## run A
## cache
module cache(
    clk,
    proc_reset,
    proc_read,
    proc_write,
    proc_addr,
    proc_wdata,
    proc_stall,
    proc_rdata,
    mem_read,
    mem_write,
    mem_addr,
    mem_rdata,
    mem_wdata,
    mem_ready
);
clock: 4.18 ns
lec_check: 0
cap_margin: 20
core_margin: 2
core_utilization: 72
cts_cluster_diameter: 373
cts_cluster_size: 41
hold_slack_margin: -0.09
place_density_lb_addon: 0.0
setup_slack_margin: 1.14
slew_margin: 20
tns_end_percent: 5
run.sh (not shown) runs the stock make flow with config.mk's settings and CLKGATE_MAP_FILE=.
Run A | ERROR | 5_1_grt
> inputs changed (run A -> run B)
Settings: a change of CTS_CLUSTER_SIZE from 41 to 37; a deleted CTS_CLUSTER_DIAMETER that had been 373; a deleted TNS_END_PERCENT that had been 5; a deleted PLACE_DENSITY_LB_ADDON that had been 0.0; an added MAX_ROUTING_LAYER of met4; a change of CAP_MARGIN from 20 to 30; a change of CORE_UTILIZATION from 72 to 68; a change of HOLD_SLACK_MARGIN from -0.09 to 0.3; a deleted SETUP_SLACK_MARGIN that had been 1.14.
--- outcome ---
The layout from run B, despite a flow that completed every stage, fails the layout checks, with the failing checks listed as negative setup slack.
NOTE die area run A->run B increased by a few percent
Run B -> run A: post-synthesis compound-gate area fraction delta 0, exact match
Taking run A as the reference, in run B number of levels the H-tree was split into saw an increase, post-DP HPWL has increased, count of cells resized by post-cts repair lower.
Number of buffers added by the clock tree synthesis step came out higher on run B than on run A.
Cts-stage hold buffer count of run B is on par with run A.
Compared with run A, run B shows overall die width that has gone up by a few percent.
Setup changes, run B to run C
Settings: CTS_CLUSTER_SIZE: 37 -> 50; HOLD_SLACK_MARGIN: 0.3 -> unset; CORE_UTILIZATION: 68 -> 72; PLACE_DENSITY: unset -> 0.81.
==> comparison <==
As for a clean layout from run B and run C, there is none.
Run B: all stages done; final checks FAILED (negative setup slack).
FAIL run C @ 5_1_grt: tool exited with error
Lower vertical die size among run B and run C: run C
On run C: die boundary width is 2.8% lower than what run B gave.
Run C vs run B on initial core utilization: run C is the higher one.
The lower area of the core came out of run C.
Cell area reported after detailed placement shrinks slightly when moving from run B to run C.
Modified inputs, run D compared to run C
Settings: changing CORE_UTILIZATION from 72 to 45; changing PLACE_DENSITY from 0.81 to 0.6; changing CORE_MARGIN from 2 to 6; setting TNS_END_PERCENT to 20 for the first time; changing SLEW_MARGIN from 20 to 40; removing CTS_CLUSTER_SIZE (formerly 50); setting CTS_CLUSTER_DIAMETER to 93 for the first time; setting GPL_ROUTABILITY_DRIVEN to 0 for the first time; changing the clock period (ns, I/O delays scaled along) from 4.18 to 6.39.
Results
- Run D: all stages complete, timing, DRC and antenna checks passed
- Run D vs. run C: core outline area went up by 60%.
- Taking run C as the reference, in run D number of post-CTS setup repair buffers down 52, area fraction in mux cells essentially unchanged, die area higher, horizontal die dimension has increased, cell count after placement has increased.
- Run D vs. run C: gate count of the mapped netlist has remained practically unchanged, post-place setup slack has increased, total number of placement rows has increased.
--- input diff run D..run E ---
Settings: CORE_MARGIN: 6 -> 2; CTS_CLUSTER_DIAMETER: 93 -> unset; CORE_UTILIZATION: 45 -> 72; GPL_ROUTABILITY_DRIVEN: 0 -> unset; HOLD_SLACK_MARGIN: unset -> -0.08; SLEW_MARGIN: 40 -> 20; SETUP_SLACK_MARGIN: unset -> -0.27; PLACE_DENSITY: 0.6 -> 0.64; CAP_MARGIN: 30 -> 20; TNS_END_PERCENT: 20 -> 40; CTS_CLUSTER_SIZE: unset -> 50; the clock period (ns, I/O delays scaled along): 6.39 -> 4.18.
==> results <==
- Run E -> stages 100% | layout checks FAIL | negative setup slack
- Of run E and run D, it is run E that has the lower register-to-register slack.
- Final instance area of run E exceeds that of run D by a few percent.
- Compare run D and run E | worst hold margin higher: run E
- Between run D and run E, the power drawn by the combinational cells is lower for run D.
- Cell count of the worst hold path of run D is on par with run E.
- Summary of run E over run D: routed wire length went up by 6.6%, wire length of the first global-routing pass went up by 21,000 µm, quantity of I/O buffers inserted on ports was more or less identical, number of setup violations in the final report went up by 78.
- Compared with run D, in run E portion of total power attributed to combinational logic shows an increase of 3.2 points, pre-CTS setup slack -1.02 ns.
Here is what was changed in the inputs of run F compared with run E.
Settings: PLACE_DENSITY: 0.64 -> 0.73; SETUP_SLACK_MARGIN: -0.27 -> unset; TNS_END_PERCENT: 40 -> unset; CTS_CLUSTER_SIZE: 50 -> 49; HOLD_SLACK_MARGIN: -0.08 -> -0.09; the clock period (ns, I/O delays scaled along): 4.18 -> 4.42.
==> results <==
- Of the runs run F and run E, none of them finished clean.
- Run E completed end to end; final checks failed (negative setup slack).
- Going from run E to run F, worst-case register-to-register setup slack lost 0.08 ns; logic share of the area up 0.29 points; maximum resistive drop on vdd now sits lower; number of gates on the worst path with buffers counted lost 1; via count now larger.
- Run F against run E: wire length of the first global-routing pass now sits higher; total net switching power did not really move; number of buffers inserted by post-CTS setup repair up 6; sequential share of layout area shrank by 0.25 points.

Starting RTL as in the previous note.
clock: 6.29 ns
lec_check: 0
cap_margin: 20
core_margin: 2
core_utilization: 66
max_routing_layer: met4
place_density: 0.6
slew_margin: 20
The first run ran to the end with no violations.
Next try:
ABC_AREA = 0   (was unset)
CELL_PAD_IN_SITES_DETAIL_PLACEMENT = 2   (was unset)
CORE_ASPECT_RATIO = 1.65   (was unset)
CORE_UTILIZATION = 34   (was 66)
CTS_CLUSTER_DIAMETER = 354   (was unset)
CTS_CLUSTER_SIZE = 67   (was unset)
GPL_TIMING_DRIVEN = 1   (was unset)
MAX_ROUTING_LAYER = unset   (was met4)
PLACE_DENSITY = unset   (was 0.6)
SETUP_SLACK_MARGIN = 1.65   (was unset)
SLEW_MARGIN = 15   (was 20)
TNS_END_PERCENT = 15   (was unset)
clock period = 5.79 ns   (was 6.29 ns; I/O delays follow)
=> Now the flow failed in global routing (GRT-0232); area after synthesis stays the same; synthesized cell count stays the same; die area goes up by 93%.

cache again, from the RTL that the note above started with.
==> flow/config.mk <==
export PLATFORM = sky130hd
export DESIGN_NAME = cache
export DESIGN_NICKNAME = cache
export VERILOG_FILES = /design/flow/design.v
export SDC_FILE = /design/flow/constraint.sdc
export NUM_CORES = 4
export LEC_CHECK = 0
export CAP_MARGIN = 20
export CORE_MARGIN = 2
export CORE_UTILIZATION = 45
export PLACE_DENSITY = 0.6
export SETUP_SLACK_MARGIN = 0.59
export SLEW_MARGIN = 20
==> flow/constraint.sdc <==
create_clock -name core_clock -period 7.53 [get_ports {clk}]
set_input_delay 1.5060 -clock core_clock [delete_from_list [all_inputs] [get_ports {clk}]]
set_output_delay 1.5060 -clock core_clock [all_outputs]
set_load 0.01 [all_outputs]
The first run completed with no timing, DRC or antenna violations.
Then changed:
Settings changed: CORE_UTILIZATION 45 to 72, CTS_CLUSTER_SIZE set to 50, HOLD_SLACK_MARGIN set to -0.08, MAX_ROUTING_LAYER set to met4, PLACE_DENSITY 0.6 to 0.64, SETUP_SLACK_MARGIN 0.59 to -0.27.
Clock period 7.53 ns to 4.18 ns, I/O delays scaled along.
What happened: The new run completed, yet does not pass: capacitance limit, slew limit, setup timing. Total power goes up by 95%. Final cell count goes down by 0.54%. Via count goes up by 19%. Final area goes up by 7.3%. Non-clock buffer count goes up by 565. Setup slack degrades by 1100 ps. Routed wire length goes up by 10%. Synthesized area stays the same. Hold slack is about the same. Global-route usage goes up by 26 points.
Then changed:
Settings changed: CORE_UTILIZATION 72 to 45, CTS_CLUSTER_SIZE 50 to unset, HOLD_SLACK_MARGIN -0.08 to unset, MAX_ROUTING_LAYER met4 to unset, PLACE_DENSITY 0.64 to 0.6, SETUP_SLACK_MARGIN -0.27 to unset.
Clock period 4.18 ns to 8.0 ns, I/O delays scaled along.
Outcome:
- The new run produced a clean layout
- routed wire length went down by 9.5%
- via count falls by 17%
- clock power fell by 47%
- total power goes down by 52%
- hold slack barely changes
- worst setup slack gets better by 1100 ps

v19:
cache again, from the RTL that the note above started with.
## cache
module cache(
    clk,
    proc_reset,
    proc_read,
    proc_write,
    proc_addr,
    proc_wdata,
    proc_stall,
    proc_rdata,
    mem_read,
    mem_write,
    mem_addr,
    mem_rdata,
    mem_wdata,
    mem_ready
);
export LEC_CHECK = 0
export CAP_MARGIN = 20
export CORE_MARGIN = 2
export CORE_UTILIZATION = 72
export HOLD_SLACK_MARGIN = -0.08
export MAX_ROUTING_LAYER = met4
export PLACE_DENSITY = 0.6
export SLEW_MARGIN = 20
create_clock -name core_clock -period 5.2 [get_ports {clk}]
What the final checks of v19 revealed, after a flow that finished every stage, was a layout that fails on negative setup slack.
Modified inputs, v29 compared to v19
Settings: setting CTS_CLUSTER_SIZE to 37 for the first time; changing CORE_UTILIZATION from 72 to 68; setting SETUP_SLACK_MARGIN to 0.62 for the first time; removing PLACE_DENSITY (formerly 0.6); changing HOLD_SLACK_MARGIN from -0.08 to 0.3; changing CAP_MARGIN from 20 to 30; changing the clock period (ns, I/O delays scaled along) from 5.2 to 4.18.
[summary]
Min half-perimeter wire length after detailed placement across v19 and v29: v19
The flow ended early for v29: it failed with a tool error in global routing.
When the final numbers for v19 and v29 were put side by side, the buffer count from post-CTS setup fixing turned out to be smaller in v19.
Relative to v19, v29 degrades die area.
Total number of placement rows in v29 is 3 higher than in v19
Here is what was changed in the inputs of v21 compared with v29.
Settings: setting TNS_END_PERCENT to 20 for the first time; removing CTS_CLUSTER_SIZE (formerly 37); removing HOLD_SLACK_MARGIN (formerly 0.3); setting GPL_TIMING_DRIVEN to 0 for the first time; setting PLACE_DENSITY to 0.6 for the first time; changing CORE_UTILIZATION from 68 to 45; setting GPL_ROUTABILITY_DRIVEN to 1 for the first time; changing MAX_ROUTING_LAYER from met4 to met5; setting CORE_ASPECT_RATIO to 1.17 for the first time; changing SLEW_MARGIN from 20 to 40; changing CORE_MARGIN from 2 to 6; setting CTS_CLUSTER_DIAMETER to 93 for the first time; setting CELL_PAD_IN_SITES_DETAIL_PLACEMENT to 1 for the first time; removing SETUP_SLACK_MARGIN (formerly 0.62); changing the clock period (ns, I/O delays scaled along) from 4.18 to 9.75.
Completing all stages was not enough for v21: its layout failed the final checks because of negative setup slack. Synthesized netlist net count: v29 vs v21 identical. Reported for v21 and v29, area fraction in compound gates after synthesis turned out identical to the last digit. Against v29, v21 reports a number of placement rows that is higher. [compare] base=v29 new=v21: starting density of the core -23 points, total instance count after detailed placement grew by 4.8%, pre-CTS setup slack saw a decrease. v21: die span in x is about 16% higher than what v29 reported. v21 against v29: core box area shows an increase of 51%, total of cells resized after clock tree synthesis shows a reduction of 95%, die area shows an increase of 57%. Compared with v29, v21 shows post-place instance area lower by 0.0014 sq mm.
Input-level comparison between v20 and v21:
Settings: CTS_CLUSTER_DIAMETER changed from 93 to 178; CAP_MARGIN changed from 30 to 25.
==> comparison <==
v20: complete, dirty (negative setup slack)
v20 vs. v21: relative max-transition margin went up by 5.7 points.
v21 and v20 ended up with nearly the same post-layout net count.
Via count on v20 is down relative to v21.
Core utilization: v21 vs v20, no meaningful difference
Total length of routed wires: v21 vs v20, no meaningful difference
Residual DRC count: v20 vs v21 identical
Power and IR drop assume default switching activity.
